==> flow/design.v (excerpt) <==
module mips (
        input  wire        clk,
        input  wire        rst,
        input  wire [4:0]  ra3,
        input  wire [31:0] instr,
        input  wire [31:0] rd_dm,
        output wire        we_dm,
        output wire [31:0] pc_current,
        output wire [31:0] alu_out,
        output wire [31:0] wd_dm,
        output wire [31:0] rd3,
        output wire [31:0] wd_rf,
        output wire [4:0] rf_wa
    );
    wire       jal;
    wire       branch;
    wire       jump;
    wire       reg_jump;
    wire       reg_dst;
    wire       we_reg;
    wire       alu_src;
    wire       dm2reg;
    wire       we_hilo;
    wire       hilo_sel;
    wire       alu_out_sel;
    wire       shift_mux_sel;
    wire [2:0] alu_ctrl;
    datapath dp (
            .clk            (clk),
            .rst            (rst),
            .jal            (jal),
            .branch         (branch),
            .jump           (jump),
            .reg_jump       (reg_jump),
            .reg_dst        (reg_dst),
            .we_reg         (we_reg),
            .alu_src        (alu_src),
            .dm2reg         (dm2reg),
            .hilo_sel       (hilo_sel),
            .alu_out_sel    (alu_out_sel),
            .we_hilo        (we_hilo),
  ...
Settings: LEC_CHECK=0, CAP_MARGIN=20, CELL_PAD_IN_SITES_GLOBAL_PLACEMENT=3, CORE_ASPECT_RATIO=1.82, CORE_MARGIN=7, CORE_UTILIZATION=60, GPL_ROUTABILITY_DRIVEN=0, GPL_TIMING_DRIVEN=0, HOLD_SLACK_MARGIN=0.25, MAX_ROUTING_LAYER=met4, PLACE_DENSITY_LB_ADDON=0.21, SETUP_SLACK_MARGIN=-0.54, SLEW_MARGIN=40, TNS_END_PERCENT=5; clock period 15.2 ns.
run.sh (not shown) runs the stock make flow with config.mk's settings and CLKGATE_MAP_FILE=.
The starting point did not get past global placement without I/O, error FLW-0024.
Edit:
Settings changed: CELL_PAD_IN_SITES_GLOBAL_PLACEMENT 3 to not set, CORE_ASPECT_RATIO 1.82 to not set, CORE_MARGIN 7 to 2, CORE_UTILIZATION 60 to 65, CTS_CLUSTER_DIAMETER set to 29, GPL_ROUTABILITY_DRIVEN 0 to not set, GPL_TIMING_DRIVEN 0 to not set, HOLD_SLACK_MARGIN 0.25 to not set, PLACE_DENSITY set to 0.6, PLACE_DENSITY_LB_ADDON 0.21 to not set, SETUP_SLACK_MARGIN -0.54 to 3.91, SLEW_MARGIN 40 to 20, TNS_END_PERCENT 5 to not set.
Clock period 15.2 ns to 14.9 ns, I/O delays scaled along.
What happened: Now the flow did not get past global routing, error GRT-0116; die size went down by 12%; area after synthesis does not change; synthesized cell count is unchanged.
Edit:
Settings changed: CORE_UTILIZATION 65 to 55, CTS_CLUSTER_DIAMETER 29 to not set, MAX_ROUTING_LAYER met4 to not set, PLACE_DENSITY 0.6 to 0.43, SETUP_SLACK_MARGIN 3.91 to 1.0.
Clock period 14.9 ns to 18.5 ns, I/O delays scaled along.
=> The changed run went through all stages and came out clean; synthesized cell count is unchanged; synthesized area stays the same; die size rises by 18%.
Edit:
Settings changed: CORE_UTILIZATION 55 to 40, PLACE_DENSITY 0.43 to 0.6.
Clock period 18.5 ns to 20.0 ns, I/O delays scaled along.
What happened:
- via count falls slightly
- hold slack hardly moves
- count of clock-buffer cells in the layout falls by 10
Edit:
Settings changed: CORE_UTILIZATION 40 to 58, SETUP_SLACK_MARGIN 1.0 to 3.91.
Clock period 20.0 ns to 14.9 ns, I/O delays scaled along.
After rerunning: The new run produced a layout that fails on setup timing. Core utilization increases by 24 points. Global-route usage increases by 17 points. Worst setup slack loses 2.1 ns. Sequential share of layout area decreases by 1.4 points. Final area increases by 5.1%.

mips again, from the RTL that the note above started with.
clock: 11.5 ns
lec_check: 0
cap_margin: 20
cell_pad_in_sites_global_placement: 0
core_aspect_ratio: 1.12
core_margin: 2
core_utilization: 72
gpl_timing_driven: 1
max_routing_layer: met4
place_density_lb_addon: 0.21
slew_margin: 25
tns_end_percent: 5
The baseline aborted during global routing.
Then changed:
==> flow/config.mk (replaced) <==
export PLATFORM = sky130hd
export DESIGN_NAME = mips
export DESIGN_NICKNAME = mips
export VERILOG_FILES = /design/flow/design.v
export SDC_FILE = /design/flow/constraint.sdc
export NUM_CORES = 4
export LEC_CHECK = 0
export CAP_MARGIN = 20
export CORE_MARGIN = 2
export CORE_UTILIZATION = 58
export PLACE_DENSITY = 0.6
export SETUP_SLACK_MARGIN = -0.96
export SLEW_MARGIN = 20
==> flow/constraint.sdc (replaced) <==
create_clock -name core_clock -period 16.2 [get_ports {clk}]
set_input_delay 3.2400 -clock core_clock [delete_from_list [all_inputs] [get_ports {clk}]]
set_output_delay 3.2400 -clock core_clock [all_outputs]
set_load 0.01 [all_outputs]
Now the flow reached the layout checks and failed them: setup timing.
Die size increases by 24%.
Synthesized area stays the same.
Synthesized cell count stays the same.
Then changed:
--- a/flow/config.mk
+++ b/flow/config.mk
@@ -10 +10,3 @@
-export CORE_UTILIZATION = 58
+export CORE_UTILIZATION = 66
+export CTS_CLUSTER_DIAMETER = 33
+export MAX_ROUTING_LAYER = met4
=> The changed run aborted during global routing. Synthesized cell count does not change. Area after synthesis does not change. Die area went down by 12%.
Then changed:
--- a/flow/config.mk
+++ b/flow/config.mk
@@ -10,3 +10 @@
-export CORE_UTILIZATION = 66
-export CTS_CLUSTER_DIAMETER = 33
-export MAX_ROUTING_LAYER = met4
+export CORE_UTILIZATION = 21
@@ -14 +12 @@
-export SETUP_SLACK_MARGIN = -0.96
+export SETUP_SLACK_MARGIN = 1.0
==> flow/constraint.sdc (replaced) <==
create_clock -name core_clock -period 19.0 [get_ports {clk}]
set_input_delay 3.8000 -clock core_clock [delete_from_list [all_inputs] [get_ports {clk}]]
set_output_delay 3.8000 -clock core_clock [all_outputs]
set_load 0.01 [all_outputs]
Now the flow went through all stages and came out clean.
Synthesized area stays the same.
Synthesized cell count stays the same.
Die size goes up to 3.1 times its value.

== run A ==
mips again, from the RTL that the note above started with.
==> flow/design.v (excerpt) <==
module mips (
        input  wire        clk,
        input  wire        rst,
        input  wire [4:0]  ra3,
        input  wire [31:0] instr,
        input  wire [31:0] rd_dm,
        output wire        we_dm,
        output wire [31:0] pc_current,
        output wire [31:0] alu_out,
        output wire [31:0] wd_dm,
        output wire [31:0] rd3,
        output wire [31:0] wd_rf,
        output wire [4:0] rf_wa
    );
make LEC_CHECK=0 CAP_MARGIN=20 CORE_MARGIN=2 CORE_UTILIZATION=68 CTS_CLUSTER_SIZE=40 PLACE_DENSITY=0.6 SETUP_SLACK_MARGIN=4.65 SLEW_MARGIN=20 finish   # period 16.2 ns
Run A | ERROR | global routing (5_1_grt)
--- input diff run A..run B ---
Settings: a change of CORE_UTILIZATION from 68 to 66; an added CTS_CLUSTER_DIAMETER of 29; a change of SETUP_SLACK_MARGIN from 4.65 to -1.04; a deleted CTS_CLUSTER_SIZE that had been 40; a change of the clock period (ns, I/O delays scaled along) from 16.2 to 14.9.
[summary]
Number of placed cells counting well taps on run B is up relative to run A. Run B vs. run A: buffers inserted during post-CTS setup optimization went down by about 80%. Diff run A -> run B | placed wire-length estimate | increase of 2.7%. Run B never completed; the flow aborted with a tool error in global routing (5_1_grt). Delta (run B minus run A): clock sink count level; total die area increased about 3%; total nets after synthesis shows no meaningful change; placeable core region rose by 3.0%; simple-gate share of the synthesized area flat. Run B against run A: number of instances resized during post-cts repair shows a reduction of 63%; post-detailed-placement cell area did not really move.
Edits applied to the flow inputs when going from run B to run C:
Settings: removing CTS_CLUSTER_DIAMETER (formerly 29); changing SETUP_SLACK_MARGIN from -1.04 to 1.0; changing CORE_UTILIZATION from 66 to 40; changing the clock period (ns, I/O delays scaled along) from 14.9 to 19.0.
[summary]
- Run C: flow completed, timing, DRC and antenna clean
- The run showing the smaller count of cells resized by post-cts repair is run C.
- Changes observed in run C relative to run B: TritonCTS buffer count shrank by 114, estimated wirelength of the detail-placed design fell by about 5.4%, height of the die went up by 28%, area fraction in mux cells was more or less identical.
- Comparing run B and run C, the higher total placed cells including tap cells is on run C.
- In the flow results for run B and run C, the H-tree depth is smaller on run C.
- Run C has width of the die above what run B had.
- Run B → run C: total die area saw an increase; final weighted congestion of routability-driven global placement shrank by about 10%.
- The core outline area in run C is 1.7 times that in run B.
Edits applied to the flow inputs when going from run C to run D:
Settings: CORE_UTILIZATION now 71, was 40; CAP_MARGIN now 10, was 20; CTS_CLUSTER_SIZE now 23, previously not set; SETUP_SLACK_MARGIN now -0.76, was 1.0; the clock period (ns, I/O delays scaled along) now 12.5, was 19.0.
==> comparison <==
Run D: GRT-0116 in global routing (5_1_grt) -> run aborted. Summary — width of the die, run D relative to run C: lower, by 25%. The area inside the core boundary number comes out lower for run D vs run C. From run D to run C, tally of buffers added on design ports did not move at all. Going from run C to run D, initial core utilization rose by 31 points; synthesized netlist cell count was more or less identical; total number of placement rows down 25%. The area of the die in run D is 0.57 times that in run C. [run D vs run C] number of clock buffers inserted by TritonCTS: lower in run D. Between run C and run D, the flow reports vertical die dimension decreasing by more than 10%. Diff run D..run C | synthesized area | unchanged.
Setup changes, run D to run E
Settings: CAP_MARGIN: 10 -> 20; CTS_CLUSTER_SIZE: 23 -> 100; CTS_CLUSTER_DIAMETER: unset -> 366; SETUP_SLACK_MARGIN: -0.76 -> 1.32; ABC_AREA: unset -> 1; the clock period (ns, I/O delays scaled along): 12.5 -> 4.48.
## What came out
Flow for run E halted at global routing (5_1_grt), error code GRT-0116. Against run D, cell count after placement in run E rose by more than half. Lower share of synthesized cell area in and, or, nand and nor gates goes to run D over run E. On maximum level of the CTS H-tree, the higher figure sits with run D, not run E. Post-synthesis mux area share, run E and run D: larger value in run D. The post-synthesis cell count in run E is 1.6 times that in run D. Post-synthesis instance area deteriorates in run E relative to run D. Going from run D to run E, number of placement rows grows by 4. Run E vs run D: chip footprint up.

## v51
mips again, from the RTL that the note above started with.
make LEC_CHECK=0 CAP_MARGIN=20 CELL_PAD_IN_SITES_DETAIL_PLACEMENT=2 CELL_PAD_IN_SITES_GLOBAL_PLACEMENT=3 CORE_ASPECT_RATIO=0.7 CORE_MARGIN=7 CORE_UTILIZATION=60 CTS_CLUSTER_DIAMETER=384 CTS_CLUSTER_SIZE=35 GPL_ROUTABILITY_DRIVEN=0 GPL_TIMING_DRIVEN=0 MAX_ROUTING_LAYER=met5 PLACE_DENSITY=0.43 SETUP_SLACK_MARGIN=-0.54 SLEW_MARGIN=25 TNS_END_PERCENT=5 finish   # period 11.8 ns
v51 did not finish; the tool stopped in 3_1_place_gp_skip_io with error GPL-0301.
--- input diff v51..v46 ---
Settings: GPL_TIMING_DRIVEN: 0 -> 1; CTS_CLUSTER_DIAMETER: 384 -> unset; MAX_ROUTING_LAYER: met5 -> met4; CELL_PAD_IN_SITES_GLOBAL_PLACEMENT: 3 -> 1; CORE_MARGIN: 7 -> 2; CTS_CLUSTER_SIZE: 35 -> unset; CORE_UTILIZATION: 60 -> 63; GPL_ROUTABILITY_DRIVEN: 0 -> unset; PLACE_DENSITY: 0.43 -> unset; SETUP_SLACK_MARGIN: -0.54 -> -1.16; CELL_PAD_IN_SITES_DETAIL_PLACEMENT: 2 -> unset; CORE_ASPECT_RATIO: 0.7 -> 1.12; the clock period (ns, I/O delays scaled along): 11.8 -> 15.2.
Notes after the runs:
None of the runs v51 and v46 ends with a clean layout.
v46 never completed; the flow aborted with a tool error in 5_1_grt.
v51: it failed with a tool error in 3_1_place_gp_skip_io, so there are no final results.
From v46 to v51, synthesized area per cell did not move at all.
Area share of and-or/or-and cells after synthesis came out exactly the same in v51 and v46.
Reported for v51 and v46, post-synthesis share of cell area spent on full adders, half adders and majority gates turned out identical to the last digit.
v51 and v46 ended up with nearly the same synthesized instance count.
Compared with v51, v46 shows a area of the core that is about 4.5% lower.
The count of flip-flops with a built-in enable after synthesis on v51 is in line with that on v46.
What v51 reported for height of the die has to be multiplied by 1.20 to get the figure for v46.
Diff v51..v46 | synthesized-area fraction occupied by and/or/nand/nor cells | unchanged
In the reports for v51 and v46, the larger total number of placement rows belongs to v46.
Compared with v51, v46 shows width of the chip lower by 24%.
Compared v46 vs v51, and total die size is down in v46.
Relative to v46, the following input files were edited for v29:
Settings: putting PLACE_DENSITY at 0.6 where nothing was set; swapping 63 for 58 in CORE_UTILIZATION; swapping -1.16 for 2.58 in SETUP_SLACK_MARGIN; swapping 15.2 for 10.6 in the clock period (ns, I/O delays scaled along).
==> comparison <==
As far as number of synthesized flops with an enable pin goes, v29 and v46 are indistinguishable; the numbers are identical. v46 -> v29: sink count of the clock tree delta 0, exact match. As far as CTS H-tree depth goes, v46 and v29 are indistinguishable; the numbers are identical. Compared with v46, in v29 mean instance size in the synthesized netlist essentially unchanged, horizontal die dimension increased about 4%, post-placement cell area increased 6.1%. Chip height went up by a few percent going from v46 to v29. v29 vs v46, quantity of gates resized following cts went up by 560%. Comparing v29 with v46, the share of synthesized area occupied by flip-flops and latches came out essentially unchanged. Core footprint ended up 8.9% higher on v29 than on v46. FAIL v29 @ 5_1_grt: tool exited with error. Against v46 as the reference, v29 delivers a higher total setup buffers inserted after CTS.
#### Input delta (v7 over v29)
Settings: PLACE_DENSITY_LB_ADDON: unset -> 0.21; PLACE_DENSITY: 0.6 -> unset; the clock period (ns, I/O delays scaled along): 10.6 -> 15.2.
==> comparison <==
v7 did not run to completion, as it errored out during 5_1_grt. On fraction of the yosys area taken by sequential cells, v29 and v7 are basically level. For the number of placed instances, taps included, v7 came in 693 lower than v29 did. Diff v7..v29 | die area | unchanged. On area fraction in full adders, half adders and majority gates, v29 tracks v7 almost exactly. Going from v29 to v7, the placement-stage worst setup slack was found to have gone up by 3.02 ns. Going from v29 to v7, detailed-placement wirelength estimate shrank slightly.
For v22, these inputs were changed with respect to v7:
Settings: swapping 2.58 for -0.9 in SETUP_SLACK_MARGIN; swapping 20 for 10 in CAP_MARGIN; swapping 1 for 0 in CELL_PAD_IN_SITES_GLOBAL_PLACEMENT; swapping 58 for 72 in CORE_UTILIZATION; swapping 15.2 for 9.47 in the clock period (ns, I/O delays scaled along).
Results
- v22 did not run to completion, as it errored out during 4_1_cts.
- Net count after synthesis: v22 vs v7 identical
- Going from v7 to v22, per-instance average area after synthesis barely changed, cell area after placement climbed 5100 um2, area inside the core boundary dropped 20%, post-synthesis simple-gate area fraction barely changed, horizontal die dimension dropped about 10%.
- Looking at v22 and v7, the fraction of synthesized area in multiplexers is a wash.
- v22 against v7: HPWL reported at the end of detailed placement shows an increase of 7.0%, fraction of the core area occupied by cells at floorplan shows an increase of 14 points, die height shows a reduction of 10%, die area shows a reduction of about 20%.
